## JK
## Microprocessor
module Microprocessor(
    input oscillator,
    input reset,
    input [7:0] instruction,
    output [6:0] seg1,
    output [6:0] seg2,
    output [6:0] seg3,
    output [6:0] seg4,
    output [7:0] PC
);
    wire clk;
    wire [7:0] nextPC;
    wire [1:0] rs, rt, rd, RegisterDestination, operation;
    wire [7:0] rsData, rtData, writeData, ALUResult, MemoryResult, MemoryAddress;
    wire RegWrite, MemRead, MemWrite, Branch;
    assign clk = oscillator;
    assign rs = instruction[5:4];
    assign rt = instruction[3:2];
    assign rd = instruction[1:0];
    assign operation = instruction[7:6];
    ControlUnit cu(
        .op(instruction[7:6]),
        .ALUControl(ALUControl),
        .RegWrite(RegWrite),
        .MemRead(MemRead),
        .MemWrite(MemWrite),
        .Branch(Branch)
    );
	 assign writeData = (operation==2'b00) ? ALUResult 
	 			: (operation == 2'b11) ? {6'b000000, rd}
	 			: MemoryResult;
	 assign RegisterDestination = ALUControl ? rd : rt;
    RegisterFile rf(
        .reset(reset),
        .rs(rs),
        .rt(rt),
        .rd(RegisterDestination),
        .writeData(writeData),
        .RegWrite(RegWrite),
        .clk(clk),
        .rsData(rsData),
        .rtData(rtData)
    );
    ALU alu(
        .A(rsData),
        .B(rtData),
        .Y(ALUResult)
    );
	 assign MemoryAddress = (rd == 2'b00) ? rsData :
									(rd ==2'b01) ? rsData + 8'b00000001:
									(rd ==2'b10) ? rsData - 8'b00000010:
									(rd ==2'b11) ? rsData - 8'b00000001 :
									rsData;
    DataMemory dm(
        .reset(reset),
        .clk(clk),
        .address(MemoryAddress),
        .writeData(rtData),
        .MemWrite(MemWrite),
        .MemRead(MemRead),
        .readData(MemoryResult)
    );
    ProgramCounter pc(
        .clk(clk),
        .reset(reset),
        .nextPC(nextPC),
        .PC(PC)
    );
	 assign nextPC = (rd == 2'b00) ? PC + 1 :
                    (rd == 2'b01) ? (Branch ? PC + 2 : PC + 1) :
                    (rd == 2'b10) ? (Branch ? PC - 1 : PC + 1) :
                    (rd == 2'b11) ? (Branch ? PC : PC + 1) :
                    PC + 1;
    Hex_to_7seg display1(
  ...
Size in the first run: roughly 300 flip-flops, ~0.016 mm² of cells after synthesis.
==> flow/config.mk <==
export PLATFORM = sky130hd
export DESIGN_NAME = Microprocessor
export DESIGN_NICKNAME = Microprocessor
export VERILOG_FILES = /design/flow/design.v
export SDC_FILE = /design/flow/constraint.sdc
export NUM_CORES = 4
export LEC_CHECK = 0
export ABC_AREA = 1
export CAP_MARGIN = 5
export CELL_PAD_IN_SITES_GLOBAL_PLACEMENT = 2
export CORE_MARGIN = 10
export CORE_UTILIZATION = 27
export CTS_CLUSTER_DIAMETER = 380
export CTS_CLUSTER_SIZE = 15
export GPL_ROUTABILITY_DRIVEN = 0
export GPL_TIMING_DRIVEN = 0
export MAX_ROUTING_LAYER = met4
export MIN_ROUTING_LAYER = met2
export SLEW_MARGIN = 35
export TNS_END_PERCENT = 85
==> flow/constraint.sdc <==
create_clock -name core_clock -period 10.0 [get_ports {oscillator}]
set_input_delay 2.0000 -clock core_clock [delete_from_list [all_inputs] [get_ports {oscillator}]]
set_output_delay 2.0000 -clock core_clock [all_outputs]
set_load 0.01 [all_outputs]
run.sh (not shown) runs the stock make flow with config.mk's settings and CLKGATE_MAP_FILE=.
JK finished every stage and its layout cleared the timing, DRC and antenna checks.
Changes in AL relative to JK:
==> flow/config.mk <==
export PLATFORM = sky130hd
export DESIGN_NAME = Microprocessor
export DESIGN_NICKNAME = Microprocessor
export VERILOG_FILES = /design/flow/design.v
export SDC_FILE = /design/flow/constraint.sdc
export NUM_CORES = 4
export LEC_CHECK = 0
export ABC_AREA = 0
export CAP_MARGIN = 20
export CORE_MARGIN = 2
export CORE_UTILIZATION = 64
export PLACE_DENSITY = 0.36
export SLEW_MARGIN = 20
==> flow/constraint.sdc <==
create_clock -name core_clock -period 5.4 [get_ports {oscillator}]
set_input_delay 1.0800 -clock core_clock [delete_from_list [all_inputs] [get_ports {oscillator}]]
set_output_delay 1.0800 -clock core_clock [all_outputs]
set_load 0.01 [all_outputs]
[summary]
Layout checks on AL: not met. Flow itself completed; violations: setup timing. Clock network fraction of total power, AL and JK, higher one = AL. Lower worst setup slack among AL and JK: AL. Sort AL and JK by switching share of power, descending, and JK comes first. Cell count ended up 26% lower on AL than on JK. In the metrics for AL and JK, the one carrying the lower total number of vias is AL. The multiplexer share of the synthesized area number comes out higher for AL vs JK. Measured against AL, the mean routed wirelength per cell of JK comes out at 0.78 times the reference value.
Power figures rest on the tool's default switching activity, not on a simulated workload.
